Design organ_tone, start of the top module:
module organ_tone (
    input  logic        clk,
    input  logic        rst,
    input  logic [3:0]  SW,
    output logic        tone,
    output logic [15:0] lcd_freq
);
logic newclock;  
logic reset;  
logic [31:0]d;  
logic [31:0]desiredfreq;  
logic [23:0] LcdDisplay;  
logic [31:0] ScopeInfoB;  
getdesiredfreq getfreq (.clk(clk), .SW(SW[3:1]),.desiredfreq(desiredfreq),
.LcdDisplay(LcdDisplay),.LcdinfoDisplay(lcd_freq),.ScopeInfoB(ScopeInfoB));
counter counter1(.clk(clk), .reset(reset | rst), .Q(d));
clockdiv clockdiv1(.d(d),.desiredfreq(desiredfreq),.clk(clk),.rst(rst),.reset(reset),.newclock(newclock));
mux2 mux (.a(newclock), .b(1'b0),.sel(SW[0]),.out(tone));
endmodule
Size: about 7300 cells after synthesis, roughly 34 flip-flops, about 23 I/O pins, roughly 0.051 mm2 of cells after synthesis.
clock: 113.0 ns
lec_check: 0
cap_margin: 20
core_aspect_ratio: 1.84
core_margin: 2
core_utilization: 59
cts_cluster_diameter: 86
gpl_routability_driven: 1
max_routing_layer: met5
place_density: 0.62
setup_slack_margin: 5.0
slew_margin: 20
tns_end_percent: 5
run.sh (not shown) runs the stock make flow with config.mk's settings and CLKGATE_MAP_FILE=.
The starting point produced a clean layout.
Next try:
- CORE_ASPECT_RATIO: 1.84 -> not set
- CORE_UTILIZATION: 59 -> 40
- CTS_CLUSTER_DIAMETER: 86 -> not set
- GPL_ROUTABILITY_DRIVEN: 1 -> not set
- MAX_ROUTING_LAYER: met5 -> not set
- PLACE_DENSITY: 0.62 -> not set
- SETUP_SLACK_MARGIN: 5.0 -> not set
- TNS_END_PERCENT: 5 -> not set
- clock period: 113.0 -> 100.0 ns (I/O delays scaled with it)
First-iteration DRC count rose by 31%.
Area after synthesis does not change.
Synthesized cell count does not change.
Count of clock-buffer cells in the layout stays the same.
Non-clock buffer count rose by 11.
Critical path depth rose by 8.
Wire length fell by 4.2%.
Setup slack is worse by 4.4 ns.
Next try:
- CORE_UTILIZATION: 40 -> 26
- CTS_CLUSTER_SIZE: not set -> 36
- GPL_TIMING_DRIVEN: not set -> 1
- TNS_END_PERCENT: not set -> 35
Outcome: Utilization drops by 14 points. First-iteration DRC count went down by a few percent. Area after synthesis stays the same. Cell area climbs by a few percent. Non-clock buffer count goes down by 8.
Next try:
- CORE_UTILIZATION: 26 -> 56
- CTS_CLUSTER_SIZE: 36 -> not set
- GPL_TIMING_DRIVEN: 1 -> not set
- TNS_END_PERCENT: 35 -> not set
- clock period: 100.0 -> 70.7 ns (I/O delays scaled with it)
After rerunning:
- The changed run completed, yet does not pass: negative setup slack
- worst setup slack gets worse by 7.2 ns
- global-route usage rose by 29 points
- final area goes up by about 30%
- hold slack improved by 0.032 ns
- final cell count increases by 6.4%

---

alpha:
organ_tone again, from the RTL that the note above started with.
Settings: LEC_CHECK=0, ABC_AREA=1, CAP_MARGIN=0, CORE_ASPECT_RATIO=1.53, CORE_MARGIN=2, CORE_UTILIZATION=72, CTS_CLUSTER_DIAMETER=255, CTS_CLUSTER_SIZE=96, PLACE_DENSITY=0.36, SETUP_SLACK_MARGIN=-2.0, SLEW_MARGIN=20, TNS_END_PERCENT=5; clock period 54.0 ns.
alpha never completed, since it errored out during 3_5_place_dp.
Changes in beta relative to alpha:
- SETUP_SLACK_MARGIN: -2.0 -> unset
- CAP_MARGIN: 0 -> 20
- CTS_CLUSTER_SIZE: 96 -> unset
- ABC_AREA: 1 -> unset
- PLACE_DENSITY: 0.36 -> unset
- CORE_ASPECT_RATIO: 1.53 -> unset
- CORE_UTILIZATION: 72 -> 42
- CTS_CLUSTER_DIAMETER: 255 -> unset
- TNS_END_PERCENT: 5 -> unset
- the clock period (ns, I/O delays scaled along): 54.0 -> 97.1
Findings:
- beta | stages: all done | timing, DRC, antenna: all pass
- beta vs alpha — area of the die climbed by more than half
- alpha reports its main combinational cell family by area after synthesis as simple AND/OR/NAND/NOR gates while beta reports AND-OR/OR-AND gates.
- Looking at starting density of the core, beta sits 30 points below alpha.
- Compared with alpha, beta shows a higher AND-OR/OR-AND share of the synthesized area.
- beta vs alpha — number of instances in the synthesized netlist dropped by more than 10%
- In the metrics for alpha and beta, the one carrying the lower total cell area reported by yosys after synthesis is beta.
- Going from alpha to beta, die outline width grew by more than half.
### beta -> gamma
- ABC_AREA: unset -> 1
- CORE_UTILIZATION: 42 -> 69
- the clock period (ns, I/O delays scaled along): 97.1 -> 153.0
==> results <==
- gamma has completed all stages; timing, DRC and antenna checks passed.
- Relative to beta, floorplan die area has decreased by about 35% in gamma.
- Going from beta to gamma, the area growth from synthesis to layout was found to have gone down by 3.3 points.
- Looking at area reported by Yosys stat, gamma sits above beta.
- Worst setup slack for register-to-register paths: gamma and beta compared, lower one is beta
- Min total length of routed met3 wires across gamma and beta: beta
- Compared to beta, gamma has number of standard cells reported by yosys 2,331 higher.
- Looking only at number of gates on the worst path with buffers counted, and setting everything else aside, the higher value of gamma and beta goes to gamma.
- The run showing the smaller instance tally after logic synthesis is beta.
[inputs] delta vs gamma
- a change of CORE_UTILIZATION from 69 to 72
- an added PLACE_DENSITY of 0.38
- a change of the clock period (ns, I/O delays scaled along) from 153.0 to 139.0
Findings:
delta completed end to end with timing, DRC and antenna clean. As far as netlist area before placement goes, gamma and delta are indistinguishable; the numbers are identical. On delta: cell count is 69 lower than what gamma gave. Going from gamma to delta, share of the clock period used by the worst path grows by 2.9 points.
Input-level comparison between epsilon and delta:
- PLACE_DENSITY removed (was 0.38)
- SETUP_SLACK_MARGIN newly set to 2.43
- PLACE_DENSITY_LB_ADDON newly set to 0.2
- CTS_CLUSTER_DIAMETER newly set to 232
- the clock period (ns, I/O delays scaled along) changed from 139.0 to 80.4
==> results <==
- Row required time of the worst setup path: epsilon lower / delta higher
- epsilon vs. delta: post-detailed-placement cell area flat; placed instance count flat; first-pass GRT wire length up 2500 um; critical path depth down 25; smallest setup slack after layout down 42.63 ns.
- delta -> epsilon: final setup TNS delta 0, exact match
